run 1:
==> flow/design.v (excerpt) <==
module RNG(
    input               CLK,
    input               RST,
    input               RND_IN,
    output reg [7:0]    OUT,
    output reg          WE,
    input               FULL
);
For scale: roughly 6000 cells after synthesis, roughly 1600 flip-flops, about 13 I/O pins, about 0.067 mm^2 of cells after synthesis.
Settings: LEC_CHECK=0, CAP_MARGIN=20, CORE_MARGIN=2, CORE_UTILIZATION=72, CTS_CLUSTER_DIAMETER=93, PLACE_DENSITY=0.36, SETUP_SLACK_MARGIN=0.61, SLEW_MARGIN=20; clock period 2.47 ns.
run.sh (not shown) runs the stock make flow with config.mk's settings and CLKGATE_MAP_FILE=.
The flow for run 1 finished, though final verification flagged setup timing.
Input-level comparison between run 2 and run 1:
# run 1
export LEC_CHECK = 0
export CAP_MARGIN = 20
export CORE_MARGIN = 2
export CORE_UTILIZATION = 72
export CTS_CLUSTER_DIAMETER = 93
export PLACE_DENSITY = 0.36
export SETUP_SLACK_MARGIN = 0.61
export SLEW_MARGIN = 20
create_clock -name core_clock -period 2.47 [get_ports {CLK}]
# run 2
export LEC_CHECK = 0
export CAP_MARGIN = 20
export CORE_MARGIN = 2
export CORE_UTILIZATION = 72
export PLACE_DENSITY = 0.36
export SETUP_SLACK_MARGIN = 0.61
export SLEW_MARGIN = 20
create_clock -name core_clock -period 2.07 [get_ports {CLK}]
--- outcome ---
Run 2: all stages done; final checks FAILED (setup timing).
[run 2] setup TNS after final layout fell 369.40 ns relative to run 1
In the flow results for run 1 and run 2, the logic depth of the worst path, buffers included is smaller on run 2.
Run 1 has lower aggregate global-route resource usage than run 2.
Run 2 against run 1: count of instances resized after the clock tree is built decreased by 63 relative to the old numbers, number of global-route vias before repair increased by 1780 relative to the old numbers, total wirelength of the detailed-routed design increased by 2.8% relative to the old numbers, share of power burned in registers decreased by 1.5 points relative to the old numbers, routed length per placed instance increased by about 0.46% relative to the old numbers.
Cell count, run 1 and run 2: smaller value in run 1
Logic area came out lower on run 2 than on run 1.
## Diff of input files: run 3 against run 2
# run 2
export LEC_CHECK = 0
export CAP_MARGIN = 20
export CORE_MARGIN = 2
export CORE_UTILIZATION = 72
export PLACE_DENSITY = 0.36
export SETUP_SLACK_MARGIN = 0.61
export SLEW_MARGIN = 20
create_clock -name core_clock -period 2.07 [get_ports {CLK}]
# run 3
export LEC_CHECK = 0
export CAP_MARGIN = 20
export CORE_MARGIN = 2
export CORE_UTILIZATION = 72
export CTS_CLUSTER_SIZE = 42
export SLEW_MARGIN = 20
create_clock -name core_clock -period 3.8 [get_ports {CLK}]
Run 3: all stages complete, timing, DRC and antenna checks passed
The flow for run 2 finished, though final verification flagged setup timing.
Run 3 vs run 2: part of the cycle the worst path needs down in run 3
Min global-route usage across run 3 and run 2: run 3
Taking run 2 as the reference point, the peak supply drop of run 3 falls by about 45%.

* * *

Starting RTL as in the previous note.
Settings: LEC_CHECK=0, CAP_MARGIN=20, CORE_MARGIN=2, CORE_UTILIZATION=72, CTS_CLUSTER_DIAMETER=396, CTS_CLUSTER_SIZE=15, PLACE_DENSITY=0.36, SETUP_SLACK_MARGIN=-0.19, SLEW_MARGIN=40; clock period 2.07 ns.
The baseline completed and failed the layout checks on negative setup slack.
Next try:
- CORE_UTILIZATION: 72 -> 66
- CTS_CLUSTER_DIAMETER: 396 -> default
- CTS_CLUSTER_SIZE: 15 -> default
- PLACE_DENSITY: 0.36 -> 0.6
- SETUP_SLACK_MARGIN: -0.19 -> default
- SLEW_MARGIN: 40 -> 20
- clock period: 2.07 -> 2.02 ns (I/O delays scaled with it)
The changed run finished but fails on negative setup slack.
Combinational power came out higher by about 4%.
Cell count is higher by 4.0%.
Power increases by 16%.
Global-route usage came out lower by 2.5 points.
Non-clock buffer count goes up by 69.
Critical path depth is unchanged.
Next try:
- ABC_AREA: default -> 1
- CAP_MARGIN: 20 -> 15
- CORE_ASPECT_RATIO: default -> 0.71
- CORE_UTILIZATION: 66 -> 72
- CTS_CLUSTER_DIAMETER: default -> 370
- CTS_CLUSTER_SIZE: default -> 14
- GPL_ROUTABILITY_DRIVEN: default -> 0
- PLACE_DENSITY: 0.6 -> default
- PLACE_DENSITY_LB_ADDON: default -> 0.06
- SETUP_SLACK_MARGIN: default -> 0.58
Result: The changed run finished but failed the layout checks on negative setup slack; sequential share of layout area is higher by 2.6 points; setup slack improved by 370 ps; total power is lower by 6.5%.
Next try:
- ABC_AREA: 1 -> default
- CAP_MARGIN: 15 -> 20
- CORE_ASPECT_RATIO: 0.71 -> default
- CORE_UTILIZATION: 72 -> 70
- CTS_CLUSTER_DIAMETER: 370 -> default
- CTS_CLUSTER_SIZE: 14 -> default
- GPL_ROUTABILITY_DRIVEN: 0 -> default
- PLACE_DENSITY_LB_ADDON: 0.06 -> default
- SETUP_SLACK_MARGIN: 0.58 -> default
- clock period: 2.02 -> 2.1 ns (I/O delays scaled with it)
The changed run finished but failed the layout checks on negative setup slack.
Worst setup slack is worse by 190 ps.
Register-to-register slack degrades by 190 ps.
Non-clock buffer count went up by 9.
Combinational power shrinks by 57%.
Fmax decreases by 11%.
Synthesized area is lower by 0.38%.
Power came out higher by 1.3%.
Worst hold slack is about the same.

* * *

Starting RTL as in the previous note.
Settings: LEC_CHECK=0, CAP_MARGIN=20, CORE_MARGIN=2, CORE_UTILIZATION=70, CTS_CLUSTER_DIAMETER=32, CTS_CLUSTER_SIZE=37, PLACE_DENSITY=0.6, SETUP_SLACK_MARGIN=0.37, SLEW_MARGIN=20; clock period 2.17 ns.
The starting point finished with setup timing left.
==> next run, changes <==
CORE_UTILIZATION = 9   (was 70)
CTS_CLUSTER_DIAMETER = default   (was 32)
CTS_CLUSTER_SIZE = default   (was 37)
SETUP_SLACK_MARGIN = default   (was 0.37)
clock period = 5.61 ns   (was 2.17 ns; I/O delays follow)
Effect:
- With this change the flow went through all stages and came out clean
- first-iteration DRC count goes down by 35%
- final area shrinks by 1.5%
- total power went down by 69%
- area after synthesis is unchanged
- wire length fell by 14%
==> next run, changes <==
CORE_UTILIZATION = 40   (was 9)
clock period = 5.0 ns   (was 5.61 ns; I/O delays follow)
Effect:
- power grows by roughly a tenth
- design area shrinks by roughly a tenth
- worst setup slack loses 0.42 ns
- routed wire length shrinks slightly
- die size shrinks by well over a third
- first-iteration DRC count shrinks by roughly a tenth
- via count is about the same
- sequential share of layout area grows by 7.2 points
- global-route usage grows by 15 points
- sequential cell count is unchanged
==> next run, changes <==
ABC_AREA = 1   (was default)
CORE_UTILIZATION = 72   (was 40)
CTS_CLUSTER_DIAMETER = 372   (was default)
clock period = 2.02 ns   (was 5.0 ns; I/O delays follow)
=> The changed run finished but fails on setup timing; power increases to 2.5 times its value; routed wire length stays flat; clock skew hardly moves; clock power increases by 140%; design area increases by about 5%; register-to-register slack is worse by 1.6 ns.
==> next run, changes <==
ABC_AREA = default   (was 1)
CAP_MARGIN = 15   (was 20)
CORE_ASPECT_RATIO = 0.71   (was default)
CTS_CLUSTER_DIAMETER = 90   (was 372)
SETUP_SLACK_MARGIN = -0.19   (was default)
SLEW_MARGIN = 40   (was 20)
The new run reached the layout checks and failed them: setup timing.
Power decreases by 5.0%.
Sequential share of layout area hardly moves.
First-iteration DRC count grows by 17%.
Design area hardly moves.
Register-to-register slack gets worse by 0.27 ns.
Power figures rest on the tool's default switching activity, not on a simulated workload.
